## Convolution2D
module Convolution2D(clk, rst, en_conv2d, base_result_addr, pix_base_addr, kernel_base_addr,
							in_pix, completed, pix_done, addrA, addrB, out_pix, kernel_weight
							);
Size: ~140 I/O pins, ~0.018 mm^2 of cells after synthesis.
make LEC_CHECK=0 CAP_MARGIN=5 CORE_ASPECT_RATIO=0.98 CORE_MARGIN=2 CORE_UTILIZATION=71 CTS_CLUSTER_DIAMETER=47 CTS_CLUSTER_SIZE=73 GPL_ROUTABILITY_DRIVEN=1 GPL_TIMING_DRIVEN=1 MIN_ROUTING_LAYER=met1 PLACE_DENSITY=0.66 SLEW_MARGIN=20 finish   # period 6.81 ns
run.sh (not shown) runs the stock make flow with config.mk's settings and CLKGATE_MAP_FILE=.
The first run produced a layout that fails on negative setup slack.
Rerun with:
==> flow/config.mk (replaced) <==
export PLATFORM = sky130hd
export DESIGN_NAME = Convolution2D
export DESIGN_NICKNAME = Convolution2D
export VERILOG_FILES = /design/flow/design.v
export SDC_FILE = /design/flow/constraint.sdc
export NUM_CORES = 4
export LEC_CHECK = 0
export CAP_MARGIN = 20
export CORE_MARGIN = 2
export CORE_UTILIZATION = 21
export SLEW_MARGIN = 20
==> flow/constraint.sdc (replaced) <==
create_clock -name core_clock -period 8.59 [get_ports {clk}]
set_input_delay 1.7180 -clock core_clock [delete_from_list [all_inputs] [get_ports {clk}]]
set_output_delay 1.7180 -clock core_clock [all_outputs]
set_load 0.01 [all_outputs]
Effect: The changed run completed with no timing, DRC or antenna violations. Die area increases to 3.3 times its value. Via count shrinks by 16%. Final area drops by 3.0%. Global-route usage drops by 25 points.


Convolution2D again, from the RTL that the note above started with.
Settings: LEC_CHECK=0, CAP_MARGIN=20, CORE_MARGIN=2, CORE_UTILIZATION=72, CTS_CLUSTER_DIAMETER=30, CTS_CLUSTER_SIZE=62, MAX_ROUTING_LAYER=met4, PLACE_DENSITY_LB_ADDON=0.01, SETUP_SLACK_MARGIN=1.32, SLEW_MARGIN=20, TNS_END_PERCENT=5; clock period 5.39 ns.
The starting point produced a layout that fails on setup timing.
Next try:
Settings changed: CTS_CLUSTER_DIAMETER 30 to not set, CTS_CLUSTER_SIZE 62 to 48, MAX_ROUTING_LAYER met4 to not set, PLACE_DENSITY_LB_ADDON 0.01 to not set, SETUP_SLACK_MARGIN 1.32 to not set, TNS_END_PERCENT 5 to not set.
Clock period 5.39 ns to 6.54 ns, I/O delays scaled along.
After rerunning:
- The changed run reached the layout checks and failed them: setup timing
- area after synthesis does not change
- cell count drops slightly
- flip-flop count does not change
- wire length goes down by about a fifth
- global-route usage falls by 9.7 points
- design area went down by a few percent
- synthesized cell count is unchanged
- utilization went down by 2.6 points
- count of clock-buffer cells in the layout came out higher by 1
- worst setup slack improved by 1.5 ns


## run 1
Starting RTL as in the previous note.
Design Convolution2D, start of the top module:
module Convolution2D(clk, rst, en_conv2d, base_result_addr, pix_base_addr, kernel_base_addr,
							in_pix, completed, pix_done, addrA, addrB, out_pix, kernel_weight
							);
	input signed[15:0]in_pix, kernel_weight;
	input clk, rst, en_conv2d;
	input [13:0]kernel_base_addr;
	input [13:0]pix_base_addr;
	input [13:0]base_result_addr;
	parameter img_width = 48, kernel_size = 3;
	output completed, pix_done;
	output signed[31:0] out_pix;
	output [13:0]addrA, addrB;
	wire en, ack;
	wire [13:0]pix_addr;
	wire [13:0]kernel_addr;
	wire [13:0]result_addr;
	ctrl_conv2D #(img_width, kernel_size) C2(rst, en_conv2d, clk, pix_done, base_result_addr, pix_base_addr, kernel_base_addr, pix_addr, kernel_addr, en, ack, result_addr, completed);	
	pixelpointprocessor #(img_width, kernel_size) P1(rst, en, clk, ack, result_addr, pix_addr, kernel_addr, in_pix, kernel_weight, pix_done, addrA, addrB, out_pix);
endmodule
export LEC_CHECK = 0
export ABC_AREA = 1
export CAP_MARGIN = 20
export CORE_MARGIN = 2
export CORE_UTILIZATION = 72
export CTS_CLUSTER_DIAMETER = 376
export CTS_CLUSTER_SIZE = 10
export PLACE_DENSITY_LB_ADDON = 0.12
export SETUP_SLACK_MARGIN = 1.21
export SLEW_MARGIN = 20
create_clock -name core_clock -period 4.14 [get_ports {clk}]
Stage in which a tool error killed run 1: global routing (5_1_grt).
Input-level comparison between run 2 and run 1:
# run 1
export LEC_CHECK = 0
export ABC_AREA = 1
export CAP_MARGIN = 20
export CORE_MARGIN = 2
export CORE_UTILIZATION = 72
export CTS_CLUSTER_DIAMETER = 376
export CTS_CLUSTER_SIZE = 10
export PLACE_DENSITY_LB_ADDON = 0.12
export SETUP_SLACK_MARGIN = 1.21
export SLEW_MARGIN = 20
create_clock -name core_clock -period 4.14 [get_ports {clk}]
# run 2
export LEC_CHECK = 0
export CAP_MARGIN = 20
export CORE_MARGIN = 2
export CORE_UTILIZATION = 58
export SLEW_MARGIN = 20
create_clock -name core_clock -period 6.9 [get_ports {clk}]
--- outcome ---
Run 2 did not stop at any stage, and its layout met the timing, DRC and antenna checks. | die footprint | higher: run 2 |. As of run 2, core box area had risen by more than 10% compared to run 1. Compared run 2 vs run 1, and final estimated routing congestion in global placement is down in run 2.
Relative to run 2, the following input files were edited for run 3:
# run 2
export LEC_CHECK = 0
export CAP_MARGIN = 20
export CORE_MARGIN = 2
export CORE_UTILIZATION = 58
export SLEW_MARGIN = 20
create_clock -name core_clock -period 6.9 [get_ports {clk}]
# run 3
export LEC_CHECK = 0
export CAP_MARGIN = 20
export CORE_MARGIN = 2
export CORE_UTILIZATION = 66
export SLEW_MARGIN = 20
create_clock -name core_clock -period 6.9 [get_ports {clk}]
==> comparison <==
In run 3 the wire length per cell after detailed routing turned out 4.3% higher than in run 2.
Utilization run 2 -> run 3: up
Measured against run 3, the number of tap cells inserted of run 2 comes out at 1.16 times the reference value.
Final design instance area without fill: run 3 > run 2
In run 3, instance count along the most critical hold path is higher than in run 2.
Diff run 2 -> run 3 | data required time of the worst path | decrease of 20 ps
Compared to run 2, run 3 has layout overhead on the synthesized area 0.47 points higher.


== job 340 ==
Starting RTL as in the previous note.
make LEC_CHECK=0 CAP_MARGIN=20 CELL_PAD_IN_SITES_GLOBAL_PLACEMENT=0 CORE_ASPECT_RATIO=0.5 CORE_MARGIN=7 CORE_UTILIZATION=66 CTS_CLUSTER_DIAMETER=154 CTS_CLUSTER_SIZE=100 HOLD_SLACK_MARGIN=0.26 PLACE_DENSITY=0.95 SETUP_SLACK_MARGIN=-0.54 SLEW_MARGIN=20 TNS_END_PERCENT=30 finish   # period 10.0 ns
Input changes introduced in job 2530 (baseline for comparison: job 340):
- ABC_AREA now 1, previously not set
- CTS_CLUSTER_DIAMETER now 149, was 154
- CORE_UTILIZATION now 46, was 66
- CORE_ASPECT_RATIO no longer set, was 0.5
- PLACE_DENSITY no longer set, was 0.95
- HOLD_SLACK_MARGIN no longer set, was 0.26
- CTS_CLUSTER_SIZE now 98, was 100
- PLACE_DENSITY_LB_ADDON now 0.2, previously not set
- SETUP_SLACK_MARGIN no longer set, was -0.54
- CORE_MARGIN now 2, was 7
- CAP_MARGIN now 10, was 20
- CELL_PAD_IN_SITES_GLOBAL_PLACEMENT no longer set, was 0
- SLEW_MARGIN now 0, was 20
==> comparison <==
- Looking only at tally of clock buffers in the finished layout, and setting everything else aside, the lower value of job 2530 and job 340 goes to job 340.
- Against job 340, job 2530 reports a register fraction of the total cell area that is lower.
- Relative to job 340, the number of cell instances on the worst register-to-register path of job 2530 is higher by 3.
- Compared with job 340, job 2530 degrades hold slack.
- [compare] base=job 340 new=job 2530: number of ordinary and repair buffers in the finished layout increased 4.
Input changes introduced in job 5771 (baseline for comparison: job 2530):
- SLEW_MARGIN now 20, was 0
- CAP_MARGIN now 20, was 10
- ABC_AREA no longer set, was 1
Findings:
Per the comparison of job 5771 with job 2530, worst stage delay on the critical path fell 230 ps, number of cells in the yosys synthesis report fell 535, total of plain and repair buffers excluding clock buffers rose 5.
Number of placed instances, taps included: higher on job 2530
Job 2530 vs job 5771, cell with the largest stage delay on the worst path: sky130_fd_sc_hd__clkdlybuf4s50_1 vs sky130_fd_sc_hd__fa_1
On job 5771: sequential share of layout area is 1.2 points higher than what job 2530 gave.
Between job 5771 and job 2530, required time at the endpoint of the critical path is lower for job 5771, job 2530 comes in above that.
Re achievable frequency: job 5771 is about 4.4% down on job 2530.
Compared to job 2530, the routing of job 5771 uses less wire.
Of job 5771 and job 2530, the run reporting the higher xor-xnor portion of the synthesized cell area was job 5771.
#### Input delta (job 3093 over job 5771)
- a change of CTS_CLUSTER_DIAMETER from 149 to 154
- an added CELL_PAD_IN_SITES_GLOBAL_PLACEMENT of 0
- an added CORE_ASPECT_RATIO of 0.5
- an added HOLD_SLACK_MARGIN of -0.08
- a deleted PLACE_DENSITY_LB_ADDON that had been 0.2
- a change of CORE_UTILIZATION from 46 to 47
- a change of TNS_END_PERCENT from 30 to 15
- a change of CTS_CLUSTER_SIZE from 98 to 100
Longest individual stage delay on the worst path came out higher on job 3093 than on job 5771. Length of routed wiring on met1 delta for job 3093 relative to job 5771: about 11% higher. Changes observed in job 3093 relative to job 5771: met1 track demand over resource rose by 3.5 points, via count fell 278, relative max-transition margin has decreased.
### job 3093 -> job 6883
- removing TNS_END_PERCENT (formerly 15)
- changing CORE_MARGIN from 2 to 7
- changing CORE_UTILIZATION from 47 to 72
- setting SETUP_SLACK_MARGIN to -0.54 for the first time
Results
Topmost layer with routed signal wires: met4 -> job 3093, met5 -> job 6883
Job 6883 falls short of job 3093 in least setup slack across all paths after layout.
[inputs] job 5648 vs job 6883
- removing SETUP_SLACK_MARGIN (formerly -0.54)
- changing CORE_UTILIZATION from 72 to 40
- removing CORE_ASPECT_RATIO (formerly 0.5)
- changing CORE_MARGIN from 7 to 2
- removing CTS_CLUSTER_SIZE (formerly 100)
- removing HOLD_SLACK_MARGIN (formerly -0.08)
- removing CELL_PAD_IN_SITES_GLOBAL_PLACEMENT (formerly 0)
- removing CTS_CLUSTER_DIAMETER (formerly 154)
### Flow results
- The worst endpoint required time of job 5648 and that of job 6883 are within noise of each other.
- Job 5648 vs. job 6883: port buffer count shows no meaningful change, average wire per cell in the routed design dropped about 9%, cell count went up by 267, die size increased by about 56% relative to the old numbers.
- The setup slack in job 5648 sits 190 ps above the value recorded for job 6883.
- Re pin count of the biggest net entering global routing: no difference whatsoever between job 5648 and job 6883.
